==> v12: inputs <==
## SelectionSort_custom_SIMD_instruction
module SelectionSort_custom_SIMD_instruction (clk, reset, 
	in_v, rd, vrd1, vrd2, 
		in_data, in_vdata1, in_vdata2, 
	out_v, out_rd, out_vrd1, out_vrd2, 
		out_data, out_vdata1, out_vdata2);
Settings: LEC_CHECK=0, CAP_MARGIN=20, CELL_PAD_IN_SITES_DETAIL_PLACEMENT=0, CELL_PAD_IN_SITES_GLOBAL_PLACEMENT=1, CORE_ASPECT_RATIO=1.76, CORE_MARGIN=6, CORE_UTILIZATION=43, CTS_CLUSTER_SIZE=29, MIN_ROUTING_LAYER=met2, SLEW_MARGIN=10, TNS_END_PERCENT=45; clock period 4.09 ns.
run.sh (not shown) runs the stock make flow with config.mk's settings and CLKGATE_MAP_FILE=.
==> v8 (differences from v12) <==
CAP_MARGIN = 35   (was 20)
CELL_PAD_IN_SITES_DETAIL_PLACEMENT = not set   (was 0)
CELL_PAD_IN_SITES_GLOBAL_PLACEMENT = not set   (was 1)
CORE_ASPECT_RATIO = 0.67   (was 1.76)
CORE_MARGIN = 2   (was 6)
CORE_UTILIZATION = 69   (was 43)
CTS_CLUSTER_DIAMETER = 26   (was not set)
CTS_CLUSTER_SIZE = 57   (was 29)
GPL_ROUTABILITY_DRIVEN = 1   (was not set)
HOLD_SLACK_MARGIN = 0.23   (was not set)
MIN_ROUTING_LAYER = not set   (was met2)
SETUP_SLACK_MARGIN = 0.73   (was not set)
SLEW_MARGIN = 20   (was 10)
TNS_END_PERCENT = 85   (was 45)
==> flow/constraint.sdc (replaced) <==
create_clock -name core_clock -period 2.46 [get_ports {clk}]
set_input_delay 0.4920 -clock core_clock [delete_from_list [all_inputs] [get_ports {clk}]]
set_output_delay 0.4920 -clock core_clock [all_outputs]
set_load 0.01 [all_outputs]
==> run notes <==
### Run status
• finished clean — run status

### Pwr
• 43,200 uW — combinational gate power
• 0.647 mV — maximum resistive drop on vdd
• 128,000 uW — total power

### Worst setup path
• 4.30 ns — Arrival @ worst endpoint
• a21oi_1 — Worst path most repeated cell

### Layout
• 16.1% — area added between synthesis and finish
• 11,700 — net count reported at finish

### Routing
• 11,100 — 1st-iter DRT viols

### STA
• 0.0658 ns — final setup skew

### Placed design
• 0.983 — GP Congestion

# the run above: v12

==> run notes <==
### Run status
• stopped before the end — run status
• global routing (5_1_grt) — Failed at
• [ERROR GRT-0232] Routing congestion too high. Check the congestion heatmap in the GUI. — error that ended the run

### Synth
• multiplexers — combinational family with the most area after synthesis
• 3,484 — Registers, synthesis
• dfxtp_1 — prevailing post-synth register cell
• dfxtp_1 (59%), mux2_2 (15%), ha_1 (9.1%) — largest cells by area after synthesis

### Placed design
• -0.954 ns — DP Worst Slack
• 0.954 — GP Congestion

### CTS
• 981 — CTS resizes

### Die
• 176,000 sq um — chip area

### Global route
• 50.2% — met3 track demand over resource

# the run above: v8


---

==> inputs of job 6745 <==
==> flow/design.v <==
module SelectionSort_custom_SIMD_instruction (clk, reset, 
	in_v, rd, vrd1, vrd2, 
		in_data, in_vdata1, in_vdata2, 
	out_v, out_rd, out_vrd1, out_vrd2, 
		out_data, out_vdata1, out_vdata2);
	input clk, reset;
	input in_v;
	input [4:0] rd;
	input [2:0] vrd1, vrd2;			
	input [32-1:0] in_data;
	input [256-1:0] in_vdata1, in_vdata2;	
	output out_v;
	output [4:0] out_rd;
	output [2:0] out_vrd1, out_vrd2;	
	output  [32-1:0] out_data;
	output [256-1:0] out_vdata1, out_vdata2;
	reg [13-1:0] valid_sr;
	reg [5*13-1:0] rd_sr; 
	reg [3*13-1:0] vrd1_sr, vrd2_sr;
	always @(posedge clk) begin
		if (reset) begin
			valid_sr<=0; rd_sr<=0; vrd1_sr<=0; vrd2_sr<=0;
		end else begin
			valid_sr<= (valid_sr<<1)|in_v;			
			  rd_sr <= (   rd_sr<<5)| rd;
			vrd1_sr <= ( vrd1_sr<<3)|vrd1; 
			vrd2_sr <= ( vrd2_sr<<3)|vrd2;
		end
	end
	assign out_v   =valid_sr[  13-1];
	assign out_rd  =   rd_sr[5*13-1-:5];
	assign out_vrd1= vrd1_sr[3*13-1-:3]; 
	assign out_vrd2= vrd2_sr[3*13-1-:3];
	wire [255:0] in_valid, out_valid;
	assign in_valid = in_v ? in_vdata1 : 0;
	assign out_vdata1 = out_v ? out_valid : 0;
	SelectionSort selection_sort(.clock(clk), .in(in_valid), .out(out_valid));
	assign out_data = 0;
	assign out_vdata2 = 0;
endmodule  
module SelectionSort
(
  input wire clock,
  input wire [255:0] in,
  output wire [255:0] out
);
  wire [31:0] in_array [7:0];
  wire [31:0] out_array [7:0];
  wire [31:0] intermediate [95:0];
  genvar i;
  for (i=0; i<8; i=i+1) begin
    assign in_array[i] = in[((i+1)*32)-1 -: 32];
  end
  genvar j;
  for (j=0; j<8; j=j+1) begin
    assign out[((j+1)*32)-1 -: 32] = out_array[j];
  end
  CAS_unit cas0_1(clock, in_array[0], in_array[1], intermediate[0], intermediate[1]);
  SR_module nopx_1(clock, in_array[2], intermediate[2]);
  SR_module nopx_2(clock, in_array[3], intermediate[3]);
  SR_module nopx_3(clock, in_array[4], intermediate[4]);
  SR_module nopx_4(clock, in_array[5], intermediate[5]);
  SR_module nopx_5(clock, in_array[6], intermediate[6]);
  SR_module nopx_6(clock, in_array[7], intermediate[7]);
  CAS_unit cas0_2(clock, intermediate[0], intermediate[2], intermediate[8], intermediate[10]);
  SR_module nopx_7(clock, intermediate[1], intermediate[9]);
  SR_module nopx_8(clock, intermediate[3], intermediate[11]);
  SR_module nopx_9(clock, intermediate[4], intermediate[12]);
  SR_module nopx_10(clock, intermediate[5], intermediate[13]);
  SR_module nopx_11(clock, intermediate[6], intermediate[14]);
  SR_module nopx_12(clock, intermediate[7], intermediate[15]);
  CAS_unit cas0_3(clock, intermediate[8], intermediate[11], intermediate[16], intermediate[19]);
  CAS_unit cas4(clock, intermediate[9], intermediate[10], intermediate[17], intermediate[18]);
  SR_module nopx_13(clock, intermediate[12], intermediate[20]);
  SR_module nopx_14(clock, intermediate[13], intermediate[21]);
  SR_module nopx_15(clock, intermediate[14], intermediate[22]);
  SR_module nopx_16(clock, intermediate[15], intermediate[23]);
  CAS_unit cas0_4(clock, intermediate[16], intermediate[20], intermediate[24], intermediate[28]);
  CAS_unit cas6(clock, intermediate[17], intermediate[19], intermediate[25], intermediate[27]);
  SR_module nop17(clock, intermediate[18], intermediate[26]);
  SR_module nop18(clock, intermediate[21], intermediate[29]);
  SR_module nop19(clock, intermediate[22], intermediate[30]);
  SR_module nop20(clock, intermediate[23], intermediate[31]);
  CAS_unit cas0_5(clock, intermediate[24], intermediate[29], intermediate[32], intermediate[37]);
  CAS_unit cas8(clock, intermediate[25], intermediate[28], intermediate[33], intermediate[36]);
  CAS_unit cas9(clock, intermediate[26], intermediate[27], intermediate[34], intermediate[35]);
  SR_module nop21(clock, intermediate[30], intermediate[38]);
  SR_module nop22(clock, intermediate[31], intermediate[39]);
  CAS_unit cas0_6(clock, intermediate[32], intermediate[38], intermediate[40], intermediate[46]);
  CAS_unit cas11(clock, intermediate[33], intermediate[37], intermediate[41], intermediate[45]);
  CAS_unit cas12(clock, intermediate[34], intermediate[36], intermediate[42], intermediate[44]);
  SR_module nop23(clock, intermediate[35], intermediate[43]);
  SR_module nop24(clock, intermediate[39], intermediate[47]);
  CAS_unit cas0_7(clock, intermediate[40], intermediate[47], intermediate[48], intermediate[55]);
  CAS_unit cas14(clock, intermediate[41], intermediate[46], intermediate[49], intermediate[54]);
  CAS_unit cas15(clock, intermediate[42], intermediate[45], intermediate[50], intermediate[53]);
  CAS_unit cas16(clock, intermediate[43], intermediate[44], intermediate[51], intermediate[52]);
  SR_module nop0_1(clock, intermediate[48], intermediate[56]);
  CAS_unit cas17(clock, intermediate[49], intermediate[55], intermediate[57], intermediate[63]);
  CAS_unit cas18(clock, intermediate[50], intermediate[54], intermediate[58], intermediate[62]);
  CAS_unit cas19(clock, intermediate[51], intermediate[53], intermediate[59], intermediate[61]);
  SR_module nop26(clock, intermediate[52], intermediate[60]);
  SR_module nop0_2(clock, intermediate[56], intermediate[64]);
  SR_module nop28(clock, intermediate[57], intermediate[65]);
  CAS_unit cas20(clock, intermediate[58], intermediate[63], intermediate[66], intermediate[71]);
  CAS_unit cas21(clock, intermediate[59], intermediate[62], intermediate[67], intermediate[70]);
  CAS_unit cas22(clock, intermediate[60], intermediate[61], intermediate[68], intermediate[69]);
  SR_module nop0_3(clock, intermediate[64], intermediate[72]);
  SR_module nop30(clock, intermediate[65], intermediate[73]);
  SR_module nop31(clock, intermediate[66], intermediate[74]);
  CAS_unit cas23(clock, intermediate[67], intermediate[71], intermediate[75], intermediate[79]);
  CAS_unit cas24(clock, intermediate[68], intermediate[70], intermediate[76], intermediate[78]);
  SR_module nop32(clock, intermediate[69], intermediate[77]);
  SR_module nop0_4(clock, intermediate[72], intermediate[80]);
  SR_module nop34(clock, intermediate[73], intermediate[81]);
  SR_module nop35(clock, intermediate[74], intermediate[82]);
  SR_module nop36(clock, intermediate[75], intermediate[83]);
  CAS_unit cas25(clock, intermediate[76], intermediate[79], intermediate[84], intermediate[87]);
  CAS_unit cas26(clock, intermediate[77], intermediate[78], intermediate[85], intermediate[86]);
  SR_module nop0_5(clock, intermediate[80], intermediate[88]);
  SR_module nop38(clock, intermediate[81], intermediate[89]);
  SR_module nop39(clock, intermediate[82], intermediate[90]);
  SR_module nop40(clock, intermediate[83], intermediate[91]);
  SR_module nop41(clock, intermediate[84], intermediate[92]);
  CAS_unit cas27(clock, intermediate[85], intermediate[87], intermediate[93], intermediate[95]);
  SR_module nop42(clock, intermediate[86], intermediate[94]);
  SR_module nop0_6(clock, intermediate[88], out_array[0]);
  SR_module nop44(clock, intermediate[89], out_array[1]);
  SR_module nop45(clock, intermediate[90], out_array[2]);
  SR_module nop46(clock, intermediate[91], out_array[3]);
  SR_module nop47(clock, intermediate[92], out_array[4]);
  SR_module nop48(clock, intermediate[93], out_array[5]);
  CAS_unit cas28(clock, intermediate[94], intermediate[95], out_array[6], out_array[7]);
endmodule
module CAS_unit(clk, inA, inB, outA, outB);
	input clk;
	input [31:0] inA;
	input [31:0] inB;
	output reg [31:0] outA;
	output reg [31:0] outB;
	always @(posedge clk) begin
		if (inA<inB) begin
			outA<=inA; outB<=inB;
		end else begin
			outB<=inA; outA<=inB;
		end
	end
endmodule  
module SR_module(clk, din, dout);
	input clk;
	input      [31:0] din;
	output reg [31:0] dout;
	always @(posedge clk) dout<=din;
endmodule  
==> flow/run.sh <==
#!/bin/bash
# the make line also repeats each setting of config.mk as NAME=value (left out here)
make -C /OpenROAD-flow-scripts/flow DESIGN_CONFIG=/design/flow/config.mk WORK_HOME=/design/flow/orfs CLKGATE_MAP_FILE= finish
==> flow/config.mk <==
export PLATFORM = sky130hd
export DESIGN_NAME = SelectionSort_custom_SIMD_instruction
export DESIGN_NICKNAME = SelectionSort_custom_SIMD_instruction
export VERILOG_FILES = /design/flow/design.v
export SDC_FILE = /design/flow/constraint.sdc
export NUM_CORES = 4
export LEC_CHECK = 0
export ABC_AREA = 1
export CAP_MARGIN = 20
export CORE_MARGIN = 2
export CORE_UTILIZATION = 72
export SLEW_MARGIN = 20
==> flow/constraint.sdc <==
create_clock -name core_clock -period 1.41 [get_ports {clk}]
set_input_delay 0.2820 -clock core_clock [delete_from_list [all_inputs] [get_ports {clk}]]
set_output_delay 0.2820 -clock core_clock [all_outputs]
set_load 0.01 [all_outputs]
==> job 7901 (differences from job 6745) <==
Settings changed: ABC_AREA 1 to default, CORE_UTILIZATION 72 to 54.
==> flow/constraint.sdc (replaced) <==
create_clock -name core_clock -period 3.73 [get_ports {clk}]
set_input_delay 0.7460 -clock core_clock [delete_from_list [all_inputs] [get_ports {clk}]]
set_output_delay 0.7460 -clock core_clock [all_outputs]
set_load 0.01 [all_outputs]
==> notes <==
Job 7901 ran to the end with no violations. Job 6745 stopped in 5_1_grt.
Between job 6745 and job 7901, the lower synthesized cell count is in job 7901 (gap 53%, measured against job 7901).
Die area: job 6745 is lower than job 7901 (21%).
Between job 6745 and job 7901, the lower synthesized area is in job 7901 (gap about 5.6%, measured against job 7901).
No activity file was given, so power comes from the tool's default toggle rates.
